== oak ==
## sdram_controller
module sdram_controller (
    wr_addr,
    wr_data,
    wr_enable,
    rd_addr,
    rd_data,
    rd_ready,
    rd_enable,
    busy, rst_n, clk,
    addr, bank_addr, data_in, data_out, data_oe, clock_enable, cs_n, ras_n, cas_n, we_n,
    data_mask_low, data_mask_high
);
Size in the first run: about 490 cells after synthesis, roughly 92 flip-flops, roughly 140 I/O pins, about 4200 sq um of cells after synthesis.
clock: 3.59 ns
lec_check: 0
cap_margin: 20
core_margin: 2
core_utilization: 72
cts_cluster_diameter: 29
cts_cluster_size: 46
place_density: 0.64
setup_slack_margin: 0.8
slew_margin: 20
run.sh (not shown) runs the stock make flow with config.mk's settings and CLKGATE_MAP_FILE=.
FAIL oak @ 3_3_place_gp: tool exited with error
The inputs of pine differ from those of oak as listed below.
- a deleted SETUP_SLACK_MARGIN that had been 0.8
- a change of CTS_CLUSTER_DIAMETER from 29 to 103
- a change of CTS_CLUSTER_SIZE from 46 to 35
- a change of CORE_UTILIZATION from 72 to 61
- a deleted PLACE_DENSITY that had been 0.64
- a change of the clock period (ns, I/O delays scaled along) from 3.59 to 2.7
==> comparison <==
pine: done, clean on timing, DRC and antenna. pine vs. oak: post-synthesis average cell area was more or less identical; number of core rows picked up an extra 3; vertical extent of the die rose 6.6 um; share of flip-flops with an asynchronous set or reset held. From oak to pine the numbers moved as follows: core box area saw an increase, horizontal die dimension saw an increase, initial core utilization saw a decrease, synthesized area saw little to no change. Die: pine bigger than oak.
diff inputs: pine => birch
- CTS_CLUSTER_SIZE removed (was 35)
- PLACE_DENSITY newly set to 0.6
- CTS_CLUSTER_DIAMETER removed (was 103)
- CORE_ASPECT_RATIO newly set to 0.5
- CORE_MARGIN changed from 2 to 9
- the clock period (ns, I/O delays scaled along) changed from 2.7 to 7.5
==> results <==
- Delta (birch minus pine): setup slack now larger, routing usage on met3 now larger, number of tap cells added at floorplan up 8, portion of total power attributed to combinational logic fell by 1.0 points.
- Summary — wire length, birch relative to pine: higher, by 4800 um.
- Floorplan check, birch vs pine: die outline larger in birch
The following lists how maple was set up differently from birch:
- swapping 9 for 2 in CORE_MARGIN
- clearing CORE_ASPECT_RATIO, which used to be 0.5
- putting CTS_CLUSTER_SIZE at 99 where nothing was set
- swapping 61 for 57 in CORE_UTILIZATION
- swapping 7.5 for 3.03 in the clock period (ns, I/O delays scaled along)
==> results <==
- Starting DRC count in detailed routing delta for maple relative to birch: 151 lower
- maple falls short of birch in sum of internal, switching and leakage power.
- Higher count of clock-buffer cells in the layout goes to birch over maple.
- Between birch and maple, the flow reports number of global-route vias before repair decreasing by a little under 10%.
- The core of maple is less densely filled than that of birch.
- Against birch, cell count after placement in maple rose by a few percent.
- Fraction of power consumed by combinational cells was higher in maple than in birch.

---

run A:
The RTL this note starts from:
==> flow/design.v <==
module sdram_controller (
    wr_addr,
    wr_data,
    wr_enable,
    rd_addr,
    rd_data,
    rd_ready,
    rd_enable,
    busy, rst_n, clk,
    addr, bank_addr, data_in, data_out, data_oe, clock_enable, cs_n, ras_n, cas_n, we_n,
    data_mask_low, data_mask_high
);
parameter ROW_WIDTH = 13;
parameter COL_WIDTH = 9;
parameter BANK_WIDTH = 2;
parameter SDRADDR_WIDTH = ROW_WIDTH > COL_WIDTH ? ROW_WIDTH : COL_WIDTH;
parameter HADDR_WIDTH = BANK_WIDTH + ROW_WIDTH + COL_WIDTH;
parameter CLK_FREQUENCY = 133;   
parameter REFRESH_TIME =  32;    
parameter REFRESH_COUNT = 8192;  
localparam CYCLES_BETWEEN_REFRESH = ( CLK_FREQUENCY
                                      * 1_000
                                      * REFRESH_TIME
                                    ) / REFRESH_COUNT;
localparam IDLE      = 5'b00000;
localparam INIT_NOP1 = 5'b01000,
           INIT_PRE1 = 5'b01001,
           INIT_NOP1_1=5'b00101,
           INIT_REF1 = 5'b01010,
           INIT_NOP2 = 5'b01011,
           INIT_REF2 = 5'b01100,
           INIT_NOP3 = 5'b01101,
           INIT_LOAD = 5'b01110,
           INIT_NOP4 = 5'b01111;
localparam REF_PRE  =  5'b00001,
           REF_NOP1 =  5'b00010,
           REF_REF  =  5'b00011,
           REF_NOP2 =  5'b00100;
localparam READ_ACT  = 5'b10000,
           READ_NOP1 = 5'b10001,
           READ_CAS  = 5'b10010,
           READ_NOP2 = 5'b10011,
           READ_READ = 5'b10100;
localparam WRIT_ACT  = 5'b11000,
           WRIT_NOP1 = 5'b11001,
           WRIT_CAS  = 5'b11010,
           WRIT_NOP2 = 5'b11011;
localparam CMD_PALL = 8'b10010001,
           CMD_REF  = 8'b10001000,
           CMD_NOP  = 8'b10111000,
           CMD_MRS  = 8'b10000000,
           CMD_BACT = 8'b10011000,
           CMD_READ = 8'b10101001,
           CMD_WRIT = 8'b10100001;
input  [HADDR_WIDTH-1:0]   wr_addr;
input  [15:0]              wr_data;
input                      wr_enable;
input  [HADDR_WIDTH-1:0]   rd_addr;
output [15:0]              rd_data;
input                      rd_enable;
output                     rd_ready;
output                     busy;
input                      rst_n;
input                      clk;
output [SDRADDR_WIDTH-1:0] addr;
output [BANK_WIDTH-1:0]    bank_addr;
input  [15:0]              data_in;
output [15:0]              data_out;
output                     data_oe;
output                     clock_enable;
output                     cs_n;
output                     ras_n;
output                     cas_n;
output                     we_n;
output                     data_mask_low;
output                     data_mask_high;
reg  [HADDR_WIDTH-1:0]   haddr_r;
reg  [15:0]              wr_data_r;
reg  [15:0]              rd_data_r;
reg                      busy;
reg                      data_mask_low_r;
reg                      data_mask_high_r;
reg [SDRADDR_WIDTH-1:0]  addr_r;
reg [BANK_WIDTH-1:0]     bank_addr_r;
reg                      rd_ready_r;
wire                     data_mask_low, data_mask_high;
assign data_mask_high = data_mask_high_r;
assign data_mask_low  = data_mask_low_r;
assign rd_data        = rd_data_r;
reg [3:0] state_cnt;
reg [9:0] refresh_cnt;
reg [7:0] command;
reg [4:0] state;
reg [7:0] command_nxt;
reg [3:0] state_cnt_nxt;
reg [4:0] next;
assign {clock_enable, cs_n, ras_n, cas_n, we_n} = command[7:3];
assign bank_addr      = (state[4]) ? bank_addr_r : command[2:1];
assign addr           = (state[4] | state == INIT_LOAD) ? addr_r : { {SDRADDR_WIDTH-11{1'b0}}, command[0], 10'd0 };
assign data_out = wr_data_r;
assign data_oe  = (state == WRIT_CAS);
assign rd_ready = rd_ready_r;
always @ (posedge clk)
  if (~rst_n)
    begin
    state <= INIT_NOP1;
    command <= CMD_NOP;
    state_cnt <= 4'hf;
    haddr_r <= {HADDR_WIDTH{1'b0}};
    wr_data_r <= 16'b0;
    rd_data_r <= 16'b0;
    busy <= 1'b0;
    end
  else
    begin
    state <= next;
    command <= command_nxt;
    if (!state_cnt)
      state_cnt <= state_cnt_nxt;
    else
      state_cnt <= state_cnt - 1'b1;
    if (wr_enable)
      wr_data_r <= wr_data;
    if (state == READ_READ)
      begin
      rd_data_r <= data_in;
      rd_ready_r <= 1'b1;
      end
    else
      rd_ready_r <= 1'b0;
    busy <= state[4];
    if (rd_enable)
      haddr_r <= rd_addr;
    else if (wr_enable)
      haddr_r <= wr_addr;
    end
always @ (posedge clk)
 if (~rst_n)
   refresh_cnt <= 10'b0;
 else
   if (state == REF_NOP2)
     refresh_cnt <= 10'b0;
   else
     refresh_cnt <= refresh_cnt + 1'b1;
always @*
begin
    if (state[4])
      {data_mask_low_r, data_mask_high_r} = 2'b00;
    else
      {data_mask_low_r, data_mask_high_r} = 2'b11;
   bank_addr_r = 2'b00;
   addr_r = {SDRADDR_WIDTH{1'b0}};
   if (state == READ_ACT | state == WRIT_ACT)
     begin
     bank_addr_r = haddr_r[HADDR_WIDTH-1:HADDR_WIDTH-(BANK_WIDTH)];
     addr_r = haddr_r[HADDR_WIDTH-(BANK_WIDTH+1):HADDR_WIDTH-(BANK_WIDTH+ROW_WIDTH)];
     end
   else if (state == READ_CAS | state == WRIT_CAS)
     begin
     bank_addr_r = haddr_r[HADDR_WIDTH-1:HADDR_WIDTH-(BANK_WIDTH)];
     addr_r = {
               {SDRADDR_WIDTH-(11){1'b0}},
               1'b1,                        
               {10-COL_WIDTH{1'b0}},
               haddr_r[COL_WIDTH-1:0]
              };
     end
   else if (state == INIT_LOAD)
     begin
     addr_r = {{SDRADDR_WIDTH-10{1'b0}}, 10'b1000110000};
     end
end
always @*
begin
   state_cnt_nxt = 4'd0;
   command_nxt = CMD_NOP;
   if (state == IDLE)
        if (refresh_cnt >= CYCLES_BETWEEN_REFRESH)
          begin
          next = REF_PRE;
          command_nxt = CMD_PALL;
          end
        else if (rd_enable)
          begin
          next = READ_ACT;
          command_nxt = CMD_BACT;
          end
        else if (wr_enable)
          begin
          next = WRIT_ACT;
          command_nxt = CMD_BACT;
          end
        else
          begin
          next = IDLE;
          end
    else
      if (!state_cnt)
        case (state)
          INIT_NOP1:
            begin
            next = INIT_PRE1;
            command_nxt = CMD_PALL;
            end
          INIT_PRE1:
            begin
            next = INIT_NOP1_1;
            end
          INIT_NOP1_1:
            begin
            next = INIT_REF1;
            command_nxt = CMD_REF;
            end
          INIT_REF1:
            begin
            next = INIT_NOP2;
            state_cnt_nxt = 4'd7;
            end
          INIT_NOP2:
            begin
            next = INIT_REF2;
            command_nxt = CMD_REF;
            end
          INIT_REF2:
            begin
            next = INIT_NOP3;
            state_cnt_nxt = 4'd7;
            end
          INIT_NOP3:
            begin
            next = INIT_LOAD;
            command_nxt = CMD_MRS;
            end
          INIT_LOAD:
            begin
            next = INIT_NOP4;
            state_cnt_nxt = 4'd1;
            end
          REF_PRE:
            begin
            next = REF_NOP1;
            end
          REF_NOP1:
            begin
            next = REF_REF;
            command_nxt = CMD_REF;
            end
          REF_REF:
            begin
            next = REF_NOP2;
            state_cnt_nxt = 4'd7;
            end
          WRIT_ACT:
            begin
            next = WRIT_NOP1;
            state_cnt_nxt = 4'd1;
            end
          WRIT_NOP1:
            begin
            next = WRIT_CAS;
            command_nxt = CMD_WRIT;
            end
          WRIT_CAS:
            begin
            next = WRIT_NOP2;
            state_cnt_nxt = 4'd1;
            end
          READ_ACT:
            begin
            next = READ_NOP1;
            state_cnt_nxt = 4'd1;
            end
          READ_NOP1:
            begin
            next = READ_CAS;
            command_nxt = CMD_READ;
            end
          READ_CAS:
            begin
            next = READ_NOP2;
            state_cnt_nxt = 4'd1;
            end
          READ_NOP2:
            begin
            next = READ_READ;
            end
          default:
            begin
            next = IDLE;
            end
          endcase
      else
        begin
        next = state;
        command_nxt = command;
        end
end
endmodule
Settings: LEC_CHECK=0, CAP_MARGIN=20, CORE_MARGIN=2, CORE_UTILIZATION=58, CTS_CLUSTER_DIAMETER=105, CTS_CLUSTER_SIZE=29, HOLD_SLACK_MARGIN=0.29, PLACE_DENSITY=0.84, SLEW_MARGIN=30; clock period 2.34 ns.
| run A | all stages done | FAIL | setup timing |
## Diff of input files: run B against run A
Settings: clearing HOLD_SLACK_MARGIN, which used to be 0.29; swapping 58 for 72 in CORE_UTILIZATION; swapping 30 for 20 in SLEW_MARGIN; putting PLACE_DENSITY_LB_ADDON at 0.27 where nothing was set; clearing PLACE_DENSITY, which used to be 0.84; clearing CTS_CLUSTER_DIAMETER, which used to be 105; swapping 2.34 for 3.16 in the clock period (ns, I/O delays scaled along).
==> comparison <==
Run B | ERROR | global placement. Run A -> run B: area after synthesis delta 0, exact match. Re proportion of synthesized area in mux cells: no difference whatsoever between run A and run B. Reported for run B and run A, post-synthesis share of cell area spent on and, or, nand and nor gates turned out identical to the last digit. The number of cell rows in run B sits 4 below the value recorded for run A. Per the comparison of run B with run A, share of the core filled by cells before placement increased by 17 points relative to the old numbers, area of the core region dropped 1600 µm², die area shrank by 1500 µm².
### run B -> run C
Settings: setting CTS_CLUSTER_DIAMETER to 115 for the first time; removing PLACE_DENSITY_LB_ADDON (formerly 0.27); changing CTS_CLUSTER_SIZE from 29 to 46; setting PLACE_DENSITY to 0.6 for the first time; changing the clock period (ns, I/O delays scaled along) from 3.16 to 3.59.
==> results <==
On area fraction in compound gates after synthesis, run C tracks run B almost exactly. Run B did not finish; a tool error ended it in global placement. In the summary table, run C is marked failed, with error GPL-0301 raised in global placement. Changes observed in run C relative to run B: number of standard cells reported by yosys held steady, number of distinct library cells after synthesis held steady, mean instance size in the synthesized netlist held steady. Run B -> run C: register bit count reported by yosys delta 0, exact match. Reported for run B and run C, post-synthesis cell count turned out identical to the last digit.
Relative to run C, the following input files were edited for run D:
Settings: CTS_CLUSTER_SIZE no longer set, was 46; SETUP_SLACK_MARGIN now 2.22, previously not set; CORE_ASPECT_RATIO now 0.51, previously not set; CORE_UTILIZATION now 61, was 72; CTS_CLUSTER_DIAMETER no longer set, was 115; the clock period (ns, I/O delays scaled along) now 7.5, was 3.59.
### Flow results
Run D ended with every stage complete and zero timing, DRC or antenna violations.
What ended run C was a tool error in global placement; the run never finished.
Diff run D..run C | number of nets produced by synthesis | unchanged
When run D is set beside run C, its die area turns out to be 18% larger.
When the final numbers for run D and run C were put side by side, the number of core rows turned out to be greater in run C.
Comparing die height for run D and run C, the smaller number came from run D.
Power and IR drop assume default switching activity.
